## before
// axis_matmul2x2
module axis_matmul2x2(
    input                       clk             ,
    input                       rst             ,
    input                       s_axis_tvalid   ,
    input     [31 : 0]          s_axis_tdata    ,
    input                       s_axis_tlast    ,
    output                      s_axis_tready   ,
    output                      m_axis_tvalid   ,
    output    [31 : 0]          m_axis_tdata    ,
    output                      m_axis_tlast    ,
    input                       m_axis_tready   
);
export LEC_CHECK = 0
export CAP_MARGIN = 5
export CELL_PAD_IN_SITES_DETAIL_PLACEMENT = 2
export CELL_PAD_IN_SITES_GLOBAL_PLACEMENT = 1
export CORE_MARGIN = 9
export CORE_UTILIZATION = 27
export CTS_CLUSTER_DIAMETER = 307
export GPL_ROUTABILITY_DRIVEN = 0
export MAX_ROUTING_LAYER = met5
export MIN_ROUTING_LAYER = met1
export PLACE_DENSITY_LB_ADDON = 0.24
export SETUP_SLACK_MARGIN = 2.07
export SLEW_MARGIN = 0
export TNS_END_PERCENT = 95
create_clock -name core_clock -period 10.7 [get_ports {clk}]
run.sh (not shown) runs the stock make flow with config.mk's settings and CLKGATE_MAP_FILE=.
Inputs modified between before and after:
Settings: clearing TNS_END_PERCENT, which used to be 95; clearing GPL_ROUTABILITY_DRIVEN, which used to be 0; swapping 9 for 2 in CORE_MARGIN; clearing SETUP_SLACK_MARGIN, which used to be 2.07; swapping 27 for 40 in CORE_UTILIZATION; clearing PLACE_DENSITY_LB_ADDON, which used to be 0.24; clearing CELL_PAD_IN_SITES_DETAIL_PLACEMENT, which used to be 2; clearing CTS_CLUSTER_DIAMETER, which used to be 307; clearing MIN_ROUTING_LAYER, which used to be met1; swapping 0 for 20 in SLEW_MARGIN; clearing CELL_PAD_IN_SITES_GLOBAL_PLACEMENT, which used to be 1; swapping 5 for 20 in CAP_MARGIN; clearing MAX_ROUTING_LAYER, which used to be met5; swapping 10.7 for 7.5 in the clock period (ns, I/O delays scaled along).
### Flow results
Sum of net half-perimeters after detailed placement (before / after): 1.3
Compared with before, after shows post-route core utilization higher by 14 points.
The clock network fraction of total power in after was lower than what before gave.

========
== job 9605 ==
Starting RTL as in the previous note.
Settings: LEC_CHECK=0, ABC_AREA=1, CAP_MARGIN=20, CORE_ASPECT_RATIO=1.29, CORE_MARGIN=7, CORE_UTILIZATION=52, CTS_CLUSTER_DIAMETER=57, CTS_CLUSTER_SIZE=35, HOLD_SLACK_MARGIN=0.07, SLEW_MARGIN=10; clock period 6.48 ns.
In summary, job 9605 completed successfully, with a layout that passed the timing, design-rule and antenna checks.
#### Input delta (job 5790 over job 9605)
Settings: ABC_AREA now 0, was 1; CTS_CLUSTER_SIZE now 22, was 35; PLACE_DENSITY now 0.47, previously not set; SETUP_SLACK_MARGIN now -0.44, previously not set; CELL_PAD_IN_SITES_GLOBAL_PLACEMENT now 3, previously not set; the clock period (ns, I/O delays scaled along) now 7.41, was 6.48.
Results
Job 5790: it failed during global placement without I/O (3_1_place_gp_skip_io), and the tool reported GPL-0301.
Job 5790 vs job 9605: initial standard-cell utilization of the core up
Compared with job 9605, job 5790 shows sequential fraction of the synthesis area lower by 1.0 points.
Going from job 9605 to job 5790, placeable core region grew slightly.
From job 9605 to job 5790 the numbers moved as follows: synthesized cell count decreased about 12%; total cells reported by yosys after synthesis decreased 201; die span in y increased 1.1%.
Job 5790 -> job 9605: flip-flop and latch count after synthesis delta 0, exact match
Synthesized net count (higher): job 9605
Cmp job 9605 and job 5790 / per-instance average area after synthesis / lower: job 9605
Job 5790: die size higher than job 9605
The Yosys chip area reported for job 5790 is greater than that of job 9605 by about 2.4%.
The following lists how job 4068 was set up differently from job 5790:
Settings: CORE_ASPECT_RATIO removed (was 1.29); SLEW_MARGIN changed from 10 to 20; ABC_AREA removed (was 0); HOLD_SLACK_MARGIN removed (was 0.07); CTS_CLUSTER_SIZE removed (was 22); CELL_PAD_IN_SITES_GLOBAL_PLACEMENT removed (was 3); CORE_UTILIZATION changed from 52 to 10; CORE_MARGIN changed from 7 to 2; SETUP_SLACK_MARGIN removed (was -0.44); CTS_CLUSTER_DIAMETER removed (was 57); PLACE_DENSITY removed (was 0.47); the clock period (ns, I/O delays scaled along) changed from 7.41 to 9.59.
[summary]
- Every stage of the flow completed for job 4068, and the final layout passed the timing, design-rule and antenna checks.
- Taking job 5790 as the reference, in job 4068 cell area after technology mapping level, core area moved up, synthesized instance count level, number of unique standard cell types used by synthesis level.
- Job 4068 reports a higher die area than job 5790 does.
- The core utilization before placement in job 4068 sits 43 points below the value recorded for job 5790.
- Lower floorplan row count goes to job 5790 over job 4068.
- Diff job 5790 -> job 4068 | die boundary height | up by more than half
- From job 5790 to job 4068, sequential cell area fraction in the yosys report did not move at all.

========
Setup of job 1528:
axis_matmul2x2 again, from the RTL that the note above started with.
Settings: LEC_CHECK=0, ABC_AREA=0, CAP_MARGIN=20, CELL_PAD_IN_SITES_GLOBAL_PLACEMENT=3, CORE_ASPECT_RATIO=1.29, CORE_MARGIN=7, CORE_UTILIZATION=52, CTS_CLUSTER_DIAMETER=57, CTS_CLUSTER_SIZE=35, HOLD_SLACK_MARGIN=0.07, SETUP_SLACK_MARGIN=-0.44, SLEW_MARGIN=10; clock period 6.48 ns.
Job 1528 failed in global placement without I/O with GPL-0301.
The inputs of job 7902 differ from those of job 1528 as listed below.
==> flow/config.mk <==
export PLATFORM = sky130hd
export DESIGN_NAME = axis_matmul2x2
export DESIGN_NICKNAME = axis_matmul2x2
export VERILOG_FILES = /design/flow/design.v
export SDC_FILE = /design/flow/constraint.sdc
export NUM_CORES = 4
export LEC_CHECK = 0
export CAP_MARGIN = 20
export CORE_MARGIN = 2
export CORE_UTILIZATION = 68
export SLEW_MARGIN = 20
==> flow/constraint.sdc <==
create_clock -name core_clock -period 5.81 [get_ports {clk}]
set_input_delay 1.1620 -clock core_clock [delete_from_list [all_inputs] [get_ports {clk}]]
set_output_delay 1.1620 -clock core_clock [all_outputs]
set_load 0.01 [all_outputs]
global placement without I/O: job 1528 exited with error. [job 7902] flow finished | final checks: failed | reasons: negative setup slack. Compared to job 1528, job 7902 was floorplanned on a smaller die. Diff job 1528..job 7902 | number of distinct standard cells referenced by the synthesized netlist | negligible. As far as gate count of the mapped netlist goes, job 1528 and job 7902 are indistinguishable; the numbers are identical.
Input-level comparison between job 134 and job 7902:
diff --git a/flow/config.mk b/flow/config.mk
--- a/flow/config.mk
+++ b/flow/config.mk
@@ -8,4 +8,5 @@
 export CAP_MARGIN = 20
 export CORE_MARGIN = 2
-export CORE_UTILIZATION = 68
+export CORE_UTILIZATION = 66
+export CTS_CLUSTER_DIAMETER = 209
 export SLEW_MARGIN = 20
==> flow/constraint.sdc <==
create_clock -name core_clock -period 6.24 [get_ports {clk}]
set_input_delay 1.2480 -clock core_clock [delete_from_list [all_inputs] [get_ports {clk}]]
set_output_delay 1.2480 -clock core_clock [all_outputs]
set_load 0.01 [all_outputs]
Findings:
- Job 134 ran in full, but the layout does not pass; the checks complain about negative setup slack.
- Post-layout worst setup margin up 0.40 ns in job 134 wrt job 7902
- Job 7902 → job 134: met1 demand-to-capacity share in global routing now larger; register-to-register slack picked up an extra 0.40 ns; synthesis-to-layout area growth fell 0.29 points.
### job 134 -> job 3581
diff --git a/flow/config.mk b/flow/config.mk
--- a/flow/config.mk
+++ b/flow/config.mk
@@ -8,5 +8,5 @@
 export CAP_MARGIN = 20
 export CORE_MARGIN = 2
-export CORE_UTILIZATION = 66
-export CTS_CLUSTER_DIAMETER = 209
+export CORE_UTILIZATION = 72
+export PLACE_DENSITY_LB_ADDON = 0.0
 export SLEW_MARGIN = 20
==> flow/constraint.sdc <==
create_clock -name core_clock -period 5.76 [get_ports {clk}]
set_input_delay 1.1520 -clock core_clock [delete_from_list [all_inputs] [get_ports {clk}]]
set_output_delay 1.1520 -clock core_clock [all_outputs]
set_load 0.01 [all_outputs]
### Flow results
To summarise job 3581: no stage aborted, but the layout did not pass its checks, failing on negative setup slack. Of job 134 and job 3581, the run reporting the higher worst-case register-to-register setup slack was job 134. In job 3581 the met3 layer wire length in the routed design turned out about 11% higher than in job 134. Delta (job 3581 minus job 134): power after layout moved up, first-pass GRT wire length moved up, overall global routing resource usage moved up. Largest net degree at the start of global routing in job 3581 is 12% higher than in job 134. Going from job 134 to job 3581, total wirelength of the detailed-routed design +about 6.4%, die footprint decreased by 8.1% relative to the old numbers, met1 layer usage reported by global route up 1.9 points, maximum operating frequency now sits at about the same level. The core of job 3581 is more densely filled than that of job 134.

========
axis_matmul2x2 again, from the RTL that the note above started with.
clock: 10.7 ns
lec_check: 0
cap_margin: 30
cell_pad_in_sites_detail_placement: 2
cell_pad_in_sites_global_placement: 0
core_margin: 2
core_utilization: 27
cts_cluster_diameter: 307
gpl_routability_driven: 1
max_routing_layer: met4
min_routing_layer: met2
place_density_lb_addon: 0.02
setup_slack_margin: 2.55
slew_margin: 25
tns_end_percent: 95
The first run completed with no timing, DRC or antenna violations.
Change:
==> flow/config.mk (replaced) <==
export PLATFORM = sky130hd
export DESIGN_NAME = axis_matmul2x2
export DESIGN_NICKNAME = axis_matmul2x2
export VERILOG_FILES = /design/flow/design.v
export SDC_FILE = /design/flow/constraint.sdc
export NUM_CORES = 4
export LEC_CHECK = 0
export CAP_MARGIN = 5
export CELL_PAD_IN_SITES_DETAIL_PLACEMENT = 0
export CELL_PAD_IN_SITES_GLOBAL_PLACEMENT = 1
export CORE_MARGIN = 9
export CORE_UTILIZATION = 27
export CTS_CLUSTER_DIAMETER = 307
export GPL_ROUTABILITY_DRIVEN = 1
export MAX_ROUTING_LAYER = met5
export MIN_ROUTING_LAYER = met1
export PLACE_DENSITY_LB_ADDON = 0.24
export SETUP_SLACK_MARGIN = 1.18
export SLEW_MARGIN = 0
export TNS_END_PERCENT = 95
The changed run passed the timing, design-rule and antenna checks; flip-flop count is unchanged; design area is lower by 1.4%; via count is lower by 30%; routed wire length is lower by 20%; maximum frequency is higher by 2.1%; non-clock buffer count is lower by 6; total power is lower by 7.1%; synthesized cell count is unchanged.
Change:
==> flow/config.mk (replaced) <==
export PLATFORM = sky130hd
export DESIGN_NAME = axis_matmul2x2
export DESIGN_NICKNAME = axis_matmul2x2
export VERILOG_FILES = /design/flow/design.v
export SDC_FILE = /design/flow/constraint.sdc
export NUM_CORES = 4
export LEC_CHECK = 0
export CAP_MARGIN = 20
export CORE_MARGIN = 2
export CORE_UTILIZATION = 40
export SLEW_MARGIN = 20
==> flow/constraint.sdc (replaced) <==
create_clock -name core_clock -period 7.16 [get_ports {clk}]
set_input_delay 1.4320 -clock core_clock [delete_from_list [all_inputs] [get_ports {clk}]]
set_output_delay 1.4320 -clock core_clock [all_outputs]
set_load 0.01 [all_outputs]
Cell area shrinks by 1.4%. Total power grows by 47%. Register-to-register slack got worse by 3.3 ns. Worst hold slack got worse by 0.0042 ns. Sequential power grows by 49%. Die size shrinks by 40%. Area after synthesis stays the same. Critical path depth is unchanged. Core utilization grows by 14 points.

========
axis_matmul2x2 again, from the RTL that the note above started with.
Design axis_matmul2x2, start of the top module:
module axis_matmul2x2(
    input                       clk             ,
    input                       rst             ,
    input                       s_axis_tvalid   ,
    input     [31 : 0]          s_axis_tdata    ,
    input                       s_axis_tlast    ,
    output                      s_axis_tready   ,
    output                      m_axis_tvalid   ,
    output    [31 : 0]          m_axis_tdata    ,
    output                      m_axis_tlast    ,
    input                       m_axis_tready   
);
Settings: LEC_CHECK=0, ABC_AREA=1, CAP_MARGIN=40, CORE_ASPECT_RATIO=1.39, CORE_MARGIN=2, CORE_UTILIZATION=72, CTS_CLUSTER_DIAMETER=384, CTS_CLUSTER_SIZE=15, HOLD_SLACK_MARGIN=0.29, PLACE_DENSITY_LB_ADDON=0.14, SETUP_SLACK_MARGIN=0.81, SLEW_MARGIN=20; clock period 3.98 ns.
The starting point completed and failed the layout checks on negative setup slack.
==> next run, changes <==
CAP_MARGIN = 20   (was 40)
CORE_ASPECT_RATIO = unset   (was 1.39)
CTS_CLUSTER_DIAMETER = unset   (was 384)
PLACE_DENSITY = 0.73   (was unset)
PLACE_DENSITY_LB_ADDON = unset   (was 0.14)
SETUP_SLACK_MARGIN = 0.22   (was 0.81)
What happened: The new run produced a layout that fails on negative setup slack; combinational power drops by about 4%; setup slack is better by 110 ps; die area is about the same; critical path depth is unchanged; global-route usage decreases by 1.5 points; non-clock buffer count came out lower by 2.
==> next run, changes <==
CTS_CLUSTER_SIZE = 49   (was 15)
PLACE_DENSITY = 0.79   (was 0.73)
SETUP_SLACK_MARGIN = unset   (was 0.22)
clock period = 4.82 ns   (was 3.98 ns; I/O delays follow)
=> The changed run completed and failed the layout checks on negative setup slack; cell area decreases by 1.2%; fmax went up by 0.47%; worst setup slack gains 870 ps; wire length fell by 3.3%; total power falls by 18%; cell count fell by 0.91%; register-to-register slack gains 870 ps; die area stays the same; hold slack stays flat; via count decreases by 2.2%.

========
## job 6224
axis_matmul2x2 again, from the RTL that the note above started with.
clock: 5.95 ns
lec_check: 0
abc_area: 1
cap_margin: 40
core_margin: 2
core_utilization: 72
cts_cluster_diameter: 384
cts_cluster_size: 15
hold_slack_margin: 0.29
place_density_lb_addon: 0.14
setup_slack_margin: -0.27
slew_margin: 20
Ran to the end and failed final checks on setup timing: job 6224.
Edits applied to the flow inputs when going from job 6224 to job 4478:
Settings: a change of CAP_MARGIN from 40 to 20; a deleted PLACE_DENSITY_LB_ADDON that had been 0.14; a deleted HOLD_SLACK_MARGIN that had been 0.29; a deleted CTS_CLUSTER_DIAMETER that had been 384; an added PLACE_DENSITY of 0.73; a change of SETUP_SLACK_MARGIN from -0.27 to -0.33; a change of the clock period (ns, I/O delays scaled along) from 5.95 to 4.55.
[summary]
Job 4478 had finished all stages when the layout checks came back failing, citing setup timing.
~same combined flip-flop and latch cell area in job 4478 and job 6224
[job 4478] HPWL after detailed placement rose about 0.7% relative to job 6224
Taking job 6224 as the reference point, the clock share of power of job 4478 rises by 7.8 points.
Looking only at data arrival time of the critical path, and setting everything else aside, the lower value of job 4478 and job 6224 goes to job 6224.
Diff job 4478..job 6224 | gate count after technology mapping | unchanged
Job 4478 ended with more clock network latency to the later pin of the worst-skew pair than job 6224.
[compare] base=job 6224 new=job 4478: final cycle utilization of the critical path picked up an extra 34 points, logic gate share of total power moved down, relative area change from synthesis to final layout increased 3.1 points.
For job 3140, these inputs were changed with respect to job 4478:
Settings: SETUP_SLACK_MARGIN: -0.33 -> unset; ABC_AREA: 1 -> unset; CTS_CLUSTER_SIZE: 15 -> unset; PLACE_DENSITY: 0.73 -> unset; the clock period (ns, I/O delays scaled along): 4.55 -> 9.59.
--- outcome ---
Between job 3140 and job 4478, the sequential-to-total area share from yosys stat is higher for job 4478.
Between job 3140 and job 4478, sum of internal, switching and leakage power is lower for job 3140, job 4478 comes in above that.
Diff job 3140 and job 4478: cell area lower in job 3140
Job 3140 finished every step from synthesis to the final layout, and the layout passed the timing, design-rule and antenna checks.
Die span in x in job 3140 is about 1.2% above job 4478.
Job 3140 contains fewer vias than job 4478.
Setup WNS job 4478 -> job 3140: better
On non-clock buffer count: job 3140 sits below job 4478.
From job 4478 to job 3140 the numbers moved as follows: switching part of the total power climbed 0.63 points, via density per instance up about 0.7%, combinational group share of total power rose by 2.3 points, minimum clock period after layout went up by 0.78 ns.
For job 4478, the launching element of the worst setup path was u_top.sa.sa_1_1.mac.mul.pp_generator.pp_0[2], unlike job 3140, where it was u_top.sa.sa_1_0.mac.mul.pp_generator.pp_0[0].

========
axis_matmul2x2 again, from the RTL that the note above started with.
export LEC_CHECK = 0
export ABC_AREA = 1
export CAP_MARGIN = 20
export CORE_MARGIN = 2
export CORE_UTILIZATION = 72
export CTS_CLUSTER_DIAMETER = 99
export PLACE_DENSITY = 0.37
export SETUP_SLACK_MARGIN = -0.34
export SLEW_MARGIN = 20
create_clock -name core_clock -period 4.77 [get_ports {clk}]
The starting point completed and failed the layout checks on setup timing.
Change:
ABC_AREA = unset   (was 1)
CORE_UTILIZATION = 65   (was 72)
CTS_CLUSTER_DIAMETER = unset   (was 99)
PLACE_DENSITY = unset   (was 0.37)
SETUP_SLACK_MARGIN = unset   (was -0.34)
clock period = 3.98 ns   (was 4.77 ns; I/O delays follow)
After rerunning: The new run reached the layout checks and failed them: setup timing; wire length shrinks by 11%; worst hold slack gets better by 0.0040 ns; sequential power rises by 27%; cell count drops by 7.7%; global-route usage falls by 5.9 points; worst setup slack gets worse by 0.76 ns; utilization goes down by 7.0 points; sequential share of layout area went down by 1.2 points; area after synthesis is higher by 2.4%.
Power and IR drop assume default switching activity.
